Design axis_matmul2x2, start of the top module:
module axis_matmul2x2(
    input                       clk             ,
    input                       rst             ,
    input                       s_axis_tvalid   ,
    input     [31 : 0]          s_axis_tdata    ,
    input                       s_axis_tlast    ,
    output                      s_axis_tready   ,
    output                      m_axis_tvalid   ,
    output    [31 : 0]          m_axis_tdata    ,
    output                      m_axis_tlast    ,
    input                       m_axis_tready   
);
make LEC_CHECK=0 ABC_AREA=1 CAP_MARGIN=20 CORE_MARGIN=2 CORE_UTILIZATION=68 CTS_CLUSTER_SIZE=17 SLEW_MARGIN=20 finish   # period 4.8 ns
run.sh (not shown) runs the stock make flow with config.mk's settings and CLKGATE_MAP_FILE=.
The first run reached the layout checks and failed them: setup timing.
Edit:
- CORE_UTILIZATION: 68 -> 56
- CTS_CLUSTER_SIZE: 17 -> 100
- clock period: 4.8 -> 5.53 ns (I/O delays scaled with it)
After rerunning: The changed run finished but fails on setup timing; clock skew drops by 6.3 ps; core utilization drops by 15 points; first-iteration DRC count climbs by 7.2%; final cell count climbs by 2.8%.
Edit:
- ABC_AREA: 1 -> unset
- CORE_UTILIZATION: 56 -> 68
- CTS_CLUSTER_SIZE: 100 -> unset
- clock period: 5.53 -> 5.81 ns (I/O delays scaled with it)
The changed run completed and failed the layout checks on setup timing.
Final area rises by 1.1%.
Worst setup slack is better by 190 ps.
Area after synthesis rises by 2.4%.
Combinational power rises by 31%.
Hold slack is better by 4.5 ps.
Cell count falls by 13%.
Routed wire length falls by 0.77%.
Die size falls by 15%.
Sequential cell count is unchanged.
Edit:
- CORE_UTILIZATION: 68 -> 47
- TNS_END_PERCENT: unset -> 85
- clock period: 5.81 -> 7.5 ns (I/O delays scaled with it)
Outcome: Now the flow finished clean; setup slack improves by 1100 ps; cell count grows by 6.6%; final area shrinks by 0.97%; non-clock buffer count is lower by 6; routed wire length goes down by 4.8%; hold slack gets better by 8.1 ps; die size grows by 43%; combinational power is lower by 27%; fmax decreases by 8.9%.
Edit:
- CORE_UTILIZATION: 47 -> 40
- SETUP_SLACK_MARGIN: unset -> 1.08
- TNS_END_PERCENT: 85 -> unset
- clock period: 7.5 -> 7.16 ns (I/O delays scaled with it)
The changed run finished with timing, DRC and antenna clean. Synthesized cell count stays the same. Utilization fell by 6.1 points. Wire length rose by 2.2%. Via count is about the same. Global-route usage came out lower by 2.5 points. Power climbs by about 8%.

---

## north
Starting RTL as in the previous note.
clock: 4.13 ns
lec_check: 0
abc_area: 1
cap_margin: 20
core_margin: 2
core_utilization: 72
cts_cluster_size: 97
hold_slack_margin: 0.29
place_density_lb_addon: 0.1
setup_slack_margin: 1.22
slew_margin: 20
north: all stages done; final checks FAILED (negative setup slack).
Inputs modified between north and south:
# north
export LEC_CHECK = 0
export ABC_AREA = 1
export CAP_MARGIN = 20
export CORE_MARGIN = 2
export CORE_UTILIZATION = 72
export CTS_CLUSTER_SIZE = 97
export HOLD_SLACK_MARGIN = 0.29
export PLACE_DENSITY_LB_ADDON = 0.1
export SETUP_SLACK_MARGIN = 1.22
export SLEW_MARGIN = 20
create_clock -name core_clock -period 4.13 [get_ports {clk}]
# south
export LEC_CHECK = 0
export CAP_MARGIN = 20
export CORE_MARGIN = 2
export CORE_UTILIZATION = 40
export SLEW_MARGIN = 20
create_clock -name core_clock -period 7.5 [get_ports {clk}]
Results
Having completed the whole flow, south delivered a layout that passed the timing, design-rule and antenna checks.
Post-detailed-placement half-perimeter wirelength shrinks by more than 10% when moving from north to south.
Design area: lower on south
Run comparison: south launch point of the worst path u_top.sa.sa_1_1.mac.mul.pp_generator.pp_0[0]; north launch point of the worst path u_top.sa.sa_1_1.mac.mul.pp_generator.pp_0[2]
Diff north -> south: power went down by 3.0 mW; final routed wirelength across all metal layers went down by 11,000 µm; depth of the critical timing path with buffers and inverters included went up by 1; post-synthesis instance total went down by 201.
south vs north: total die size up in south
Going from north to south, combinational power shrank by more than a quarter.
south contains fewer vias than north.
Going from north to south, net switching power went down; power dissipated in the clock network went down.
The following lists how east was set up differently from south:
# south
export LEC_CHECK = 0
export CAP_MARGIN = 20
export CORE_MARGIN = 2
export CORE_UTILIZATION = 40
export SLEW_MARGIN = 20
create_clock -name core_clock -period 7.5 [get_ports {clk}]
# east
export LEC_CHECK = 0
export CAP_MARGIN = 20
export CORE_MARGIN = 2
export CORE_UTILIZATION = 72
export SLEW_MARGIN = 20
create_clock -name core_clock -period 9.59 [get_ports {clk}]
[summary]
east has chip height below what south had.
Between east and south, it is east whose final worst-path setup slack is higher, by 1910 ps.
Across both runs, die width was lower for east than for south.
Number of global-route vias before repair: south and east compared, higher one is east
Measured against south, the number of standard cells in the layout, taps in and fillers out of east comes out at 0.897 times the reference value.
Diff south -> east | first-iteration DRC count | up by more than a quarter
u_top.sa.sa_1_0.c_reg[15] as the endpoint of the worst setup timing path was reported by east, and u_top.sa.sa_1_1.c_reg[15] by south.
Final core area utilization was lower in south than in east.
Sequential share of layout area: east vs south up 0.72 points

---

axis_matmul2x2 again, from the RTL that the note above started with.
Settings: LEC_CHECK=0, CAP_MARGIN=5, CELL_PAD_IN_SITES_DETAIL_PLACEMENT=2, CELL_PAD_IN_SITES_GLOBAL_PLACEMENT=1, CORE_MARGIN=2, CORE_UTILIZATION=27, CTS_CLUSTER_DIAMETER=307, GPL_ROUTABILITY_DRIVEN=1, HOLD_SLACK_MARGIN=0.25, MAX_ROUTING_LAYER=met4, MIN_ROUTING_LAYER=met2, PLACE_DENSITY_LB_ADDON=0.24, SLEW_MARGIN=0, TNS_END_PERCENT=95; clock period 10.7 ns.
Change:
Settings changed: CAP_MARGIN 5 to 20, CELL_PAD_IN_SITES_DETAIL_PLACEMENT 2 to not set, CELL_PAD_IN_SITES_GLOBAL_PLACEMENT 1 to not set, CORE_UTILIZATION 27 to 10, CTS_CLUSTER_DIAMETER 307 to not set, GPL_ROUTABILITY_DRIVEN 1 to not set, HOLD_SLACK_MARGIN 0.25 to not set, MAX_ROUTING_LAYER met4 to not set, MIN_ROUTING_LAYER met2 to not set, PLACE_DENSITY_LB_ADDON 0.24 to not set, SLEW_MARGIN 0 to 20, TNS_END_PERCENT 95 to not set.
Clock period 10.7 ns to 9.59 ns, I/O delays scaled along.
After rerunning: The new run ran to the end with no violations. Routed wire length came out lower by 9.6%. Non-clock buffer count stays the same. Global-route usage is lower by 16 points. Cell area goes up by 8.8%. Worst setup slack got worse by 1.1 ns. Synthesized cell count stays the same. First-iteration DRC count fell by 66%. Maximum frequency goes up by about 0.8%. Count of clock-buffer cells in the layout shrinks by 16.
Change:
Settings changed: ABC_AREA set to 1, CORE_UTILIZATION 10 to 72, PLACE_DENSITY set to 0.79.
Clock period 9.59 ns to 6.5 ns, I/O delays scaled along.
What happened:
- The changed run finished with negative setup slack left
- core utilization climbs by 71 points
- via count climbs by 14%
- final cell count drops by 42%
Change:
Settings changed: ABC_AREA 1 to not set, CORE_UTILIZATION 72 to 58, PLACE_DENSITY 0.79 to not set.
Clock period 6.5 ns to 4.11 ns, I/O delays scaled along.
=> The new run ran to the end with violations: negative setup slack; via count is lower by roughly a tenth; routed wire length fell by a few percent; total power climbs by well over a third; final cell count shrinks by a few percent; sequential share of layout area is lower by 1.8 points; sequential power went up by well over a third; die area grows by a quarter to a third; worst hold slack gets better by 0.0080 ns.
Change:
Settings changed: CORE_UTILIZATION 58 to 40.
Clock period 4.11 ns to 7.16 ns, I/O delays scaled along.
What happened:
- This time the run passed the timing, design-rule and antenna checks
- die area rises by 44%
- clock skew rises by 0.012 ns
- synthesized area is unchanged
- register-to-register slack gains 2.5 ns
- clock power falls by 42%
- power falls by 43%
- sequential cell count stays the same
- clock-buffer cell count rises by 4
- via count falls by 2.4%
Power and IR drop assume default switching activity.
